==> inputs of build 51 <==
## sram_logger
module sram_logger(
    input         CLK_48MHZ,
    input         RESET,           
    input         READ_CMD,
    input  [79:0] GEIG_DATA,
    input  [79:0] MAG_DATA,
    input  [31:0] SRAM_D_IN,
    output [17:0] SRAM_A,
    output [3:0]  SRAM_SRBS,
    output        SRAM_CE,
    output        SRAM_WE,
    output        SRAM_OE,
    output [15:0] SRAM_D_OUT,
    output        SRAM_D_OE,
    output [15:0] DATA_READ,
    output [17:0] W_ADDRESS,
    output        W_CHIP_SELECT,
    output [17:0] R_ADDRESS,
    output        R_CHIP_SELECT
);
Settings: LEC_CHECK=0, ABC_AREA=1, CAP_MARGIN=0, CELL_PAD_IN_SITES_GLOBAL_PLACEMENT=2, CORE_ASPECT_RATIO=1.4, CORE_MARGIN=3, CORE_UTILIZATION=54, CTS_CLUSTER_SIZE=54, GPL_TIMING_DRIVEN=1, HOLD_SLACK_MARGIN=0.1, MAX_ROUTING_LAYER=met4, PLACE_DENSITY=0.52, SETUP_SLACK_MARGIN=2.24, SLEW_MARGIN=10, TNS_END_PERCENT=90; clock period 7.65 ns.
run.sh (not shown) runs the stock make flow with config.mk's settings and CLKGATE_MAP_FILE=.
==> build 59 (differences from build 51) <==
CAP_MARGIN = 20   (was 0)
CELL_PAD_IN_SITES_GLOBAL_PLACEMENT = default   (was 2)
CORE_ASPECT_RATIO = default   (was 1.4)
CORE_MARGIN = 2   (was 3)
CORE_UTILIZATION = 69   (was 54)
CTS_CLUSTER_SIZE = 95   (was 54)
GPL_TIMING_DRIVEN = default   (was 1)
HOLD_SLACK_MARGIN = default   (was 0.1)
MAX_ROUTING_LAYER = default   (was met4)
PLACE_DENSITY = default   (was 0.52)
SETUP_SLACK_MARGIN = default   (was 2.24)
SLEW_MARGIN = 20   (was 10)
TNS_END_PERCENT = default   (was 90)
==> flow/constraint.sdc (replaced) <==
create_clock -name core_clock -period 4.93 [get_ports {CLK_48MHZ}]
set_input_delay 0.9860 -clock core_clock [delete_from_list [all_inputs] [get_ports {CLK_48MHZ}]]
set_output_delay 0.9860 -clock core_clock [all_outputs]
set_load 0.01 [all_outputs]
==> reports/qor.yml <==
floorplan:
  die_w_um: 200.3
  die.size.y_um: 200.3
  num_rows: 71
  core_um2: 37840
  die_area_um2: 40130
power_and_ir_drop:
  switchingPower_mw: 3.610
run_status:
  status: "complete, no violations"
global_route:
  grt_max_degree: 167
synthesis:
  edf_count: 0
  ys_seq_share: 0.5272
setup_path:
  rrSetupSlack_ps: 190
The numbers above come from build 59.

==> reports/qor.yml <==
synthesis:
  top_cells_by_count: "nand2_1 (1,172), dfrtp_1 (491), inv_1 (307), nor2_1 (193), o21ai_0 (188)"
  ys.flop_type: "dfrtp_1"
  ys_seq_share: 0.5272
  edf_count: 0
floorplan:
  die.size.y_um: 268.6
  num_rows: 95
  die_area_um2: 51980
  core_um2: 48380
  die_w_um: 193.6
run_status:
  tool.error: "[ERROR GPL-0301] Utilization 101.693 % exceeds 100%."
  status: "did not finish"
  stop_stage: "3_1_place_gp_skip_io"
The numbers above come from build 51.


==> exp/willow <==
Starting RTL as in the previous note.
export LEC_CHECK = 0
export CAP_MARGIN = 20
export CORE_MARGIN = 2
export CORE_UTILIZATION = 61
export CTS_CLUSTER_SIZE = 25
export HOLD_SLACK_MARGIN = 0.3
export SETUP_SLACK_MARGIN = -0.52
export SLEW_MARGIN = 20
create_clock -name core_clock -period 5.24 [get_ports {CLK_48MHZ}]
==> inputs of exp/garnet, as changes to exp/willow <==
CAP_MARGIN = 5   (was 20)
CORE_UTILIZATION = 40   (was 61)
CTS_CLUSTER_SIZE = not set   (was 25)
GPL_ROUTABILITY_DRIVEN = 0   (was not set)
GPL_TIMING_DRIVEN = 0   (was not set)
HOLD_SLACK_MARGIN = -0.02   (was 0.3)
SETUP_SLACK_MARGIN = not set   (was -0.52)
==> flow/constraint.sdc (replaced) <==
create_clock -name core_clock -period 9.53 [get_ports {CLK_48MHZ}]
set_input_delay 1.9060 -clock core_clock [delete_from_list [all_inputs] [get_ports {CLK_48MHZ}]]
set_output_delay 1.9060 -clock core_clock [all_outputs]
set_load 0.01 [all_outputs]
==> comparison <==
exp/willow completed and failed the layout checks on setup timing. exp/garnet finished with timing, DRC and antenna clean. Against exp/garnet, the setup slack of exp/willow is worse by 0.79 ns. Of exp/willow and exp/garnet, exp/garnet has the higher clock-buffer cell count (gap 6). Of exp/garnet and exp/willow, exp/willow has the higher global-route usage (gap 14 points). Between exp/garnet and exp/willow, the lower sequential share of layout area is in exp/willow (gap 2.4 points).
==> figures <==
metric	exp/willow	exp/garnet
Hold wc startpoint	sram_interface_0.write_counter[3]	sram_interface_0.write_counter[2]
Post-placement cell count	3466	3558
Final-report setup violation count	59	0
P_sw	2.22 mW	1.24 mW
Violation count after the first detailed-route iteration	2638	2215
Result of the run	failed layout checks	no timing/DRC/antenna violations
Reasons for failing layout checks	setup timing	-
DIE WIDTH	208 um	256 um
Number of gates given a new drive strength after cts	2	0
Number of cells in the finished layout apart from fillers	3575	3675
GR Layer Usage met3	6.44%	3.88%

==> inputs of run a <==
Starting RTL as in the previous note.
==> flow/config.mk <==
export PLATFORM = sky130hd
export DESIGN_NAME = sram_logger
export DESIGN_NICKNAME = sram_logger
export VERILOG_FILES = /design/flow/design.v
export SDC_FILE = /design/flow/constraint.sdc
export NUM_CORES = 4
export LEC_CHECK = 0
export ABC_AREA = 1
export CAP_MARGIN = 0
export CELL_PAD_IN_SITES_GLOBAL_PLACEMENT = 2
export CORE_MARGIN = 3
export CORE_UTILIZATION = 54
export CTS_CLUSTER_SIZE = 65
export GPL_TIMING_DRIVEN = 0
export HOLD_SLACK_MARGIN = 0.1
export MAX_ROUTING_LAYER = met4
export PLACE_DENSITY = 0.52
export SETUP_SLACK_MARGIN = 2.24
export SLEW_MARGIN = 5
export TNS_END_PERCENT = 55
==> flow/constraint.sdc <==
create_clock -name core_clock -period 7.65 [get_ports {CLK_48MHZ}]
set_input_delay 1.5300 -clock core_clock [delete_from_list [all_inputs] [get_ports {CLK_48MHZ}]]
set_output_delay 1.5300 -clock core_clock [all_outputs]
set_load 0.01 [all_outputs]
==> inputs of run b, as changes to run a <==
Settings changed: ABC_AREA 1 to 0, CAP_MARGIN 0 to 25, CELL_PAD_IN_SITES_GLOBAL_PLACEMENT 2 to not set, CORE_MARGIN 3 to 2, CORE_UTILIZATION 54 to 66, CTS_CLUSTER_SIZE 65 to 83, GPL_TIMING_DRIVEN 0 to 1, HOLD_SLACK_MARGIN 0.1 to not set, PLACE_DENSITY 0.52 to 0.61, SETUP_SLACK_MARGIN 2.24 to not set, SLEW_MARGIN 5 to 20, TNS_END_PERCENT 55 to 15.
==> flow/constraint.sdc (replaced) <==
create_clock -name core_clock -period 4.87 [get_ports {CLK_48MHZ}]
set_input_delay 0.9740 -clock core_clock [delete_from_list [all_inputs] [get_ports {CLK_48MHZ}]]
set_output_delay 0.9740 -clock core_clock [all_outputs]
set_load 0.01 [all_outputs]
==> inputs of run c, as changes to run a <==
Settings changed: ABC_AREA 1 to 0, CAP_MARGIN 0 to 15, CELL_PAD_IN_SITES_GLOBAL_PLACEMENT 2 to not set, CORE_MARGIN 3 to 2, CORE_UTILIZATION 54 to 66, CTS_CLUSTER_SIZE 65 to 83, GPL_TIMING_DRIVEN 0 to 1, HOLD_SLACK_MARGIN 0.1 to not set, PLACE_DENSITY 0.52 to 0.61, SETUP_SLACK_MARGIN 2.24 to 1.11, SLEW_MARGIN 5 to 20, TNS_END_PERCENT 55 to 15.
==> flow/constraint.sdc (replaced) <==
create_clock -name core_clock -period 4.87 [get_ports {CLK_48MHZ}]
set_input_delay 0.9740 -clock core_clock [delete_from_list [all_inputs] [get_ports {CLK_48MHZ}]]
set_output_delay 0.9740 -clock core_clock [all_outputs]
set_load 0.01 [all_outputs]
==> results <==
|  | run c | run b | run a |
|---|---|---|---|
| Status | did not finish | failed layout checks | did not finish |
| Failing step | global routing (5_1_grt) | - | global placement without I/O (3_1_place_gp_skip_io) |
| Layout check failures | - | setup timing | - |
| Cell area after technology mapping | 25400 µm² | 25400 µm² | 26600 µm² |
| Number of cell rows | 71 | 71 | 80 |
| Count of mapped cells out of synthesis | 2416 | 2416 | 3198 |
| Compound-gate portion of the synthesized area | 16.0% | 16.0% | 9.85% |
| Sum of net half-perimeters after detailed placement | 59.9 mm | 59.0 mm | - |
| Number of nets produced by synthesis | 2632 | 2632 | 3414 |
| Core Area | 37800 µm² | 37800 µm² | 48100 µm² |
| Mean area per synthesized cell | 10.5 µm² | 10.5 µm² | 8.32 µm² |
| H-tree depth reported by CTS | 2 | 2 | - |
| Mux contribution to synthesized area | 4.98% | 4.98% | 0.762% |
| Die span in x | 200 µm | 200 µm | 228 µm |
| Pre-CTS setup slack | -1.22 ns | -1.11 ns | - |
| Placer congestion estimate | 0.961 | 0.963 | - |
| Number of sinks handled by clock tree synthesis | 560 | 560 | - |
| Init Core Util | 67.2% | 67.2% | 55.2% |
| IO Pins | 291 | 291 | - |
| Root Buffer | clkbuf_16 | clkbuf_16 | - |
| Post-detailed-placement cell area | 31800 µm² | 31600 µm² | - |
| Die Outline Area | 40000 µm² | 40000 µm² | 51900 µm² |
| Number of distinct library cells after synthesis | 65 | 65 | 54 |
| Yosys stat cell total | 2416 | 2416 | 3198 |
No activity file was given, so power comes from the tool's default toggle rates.
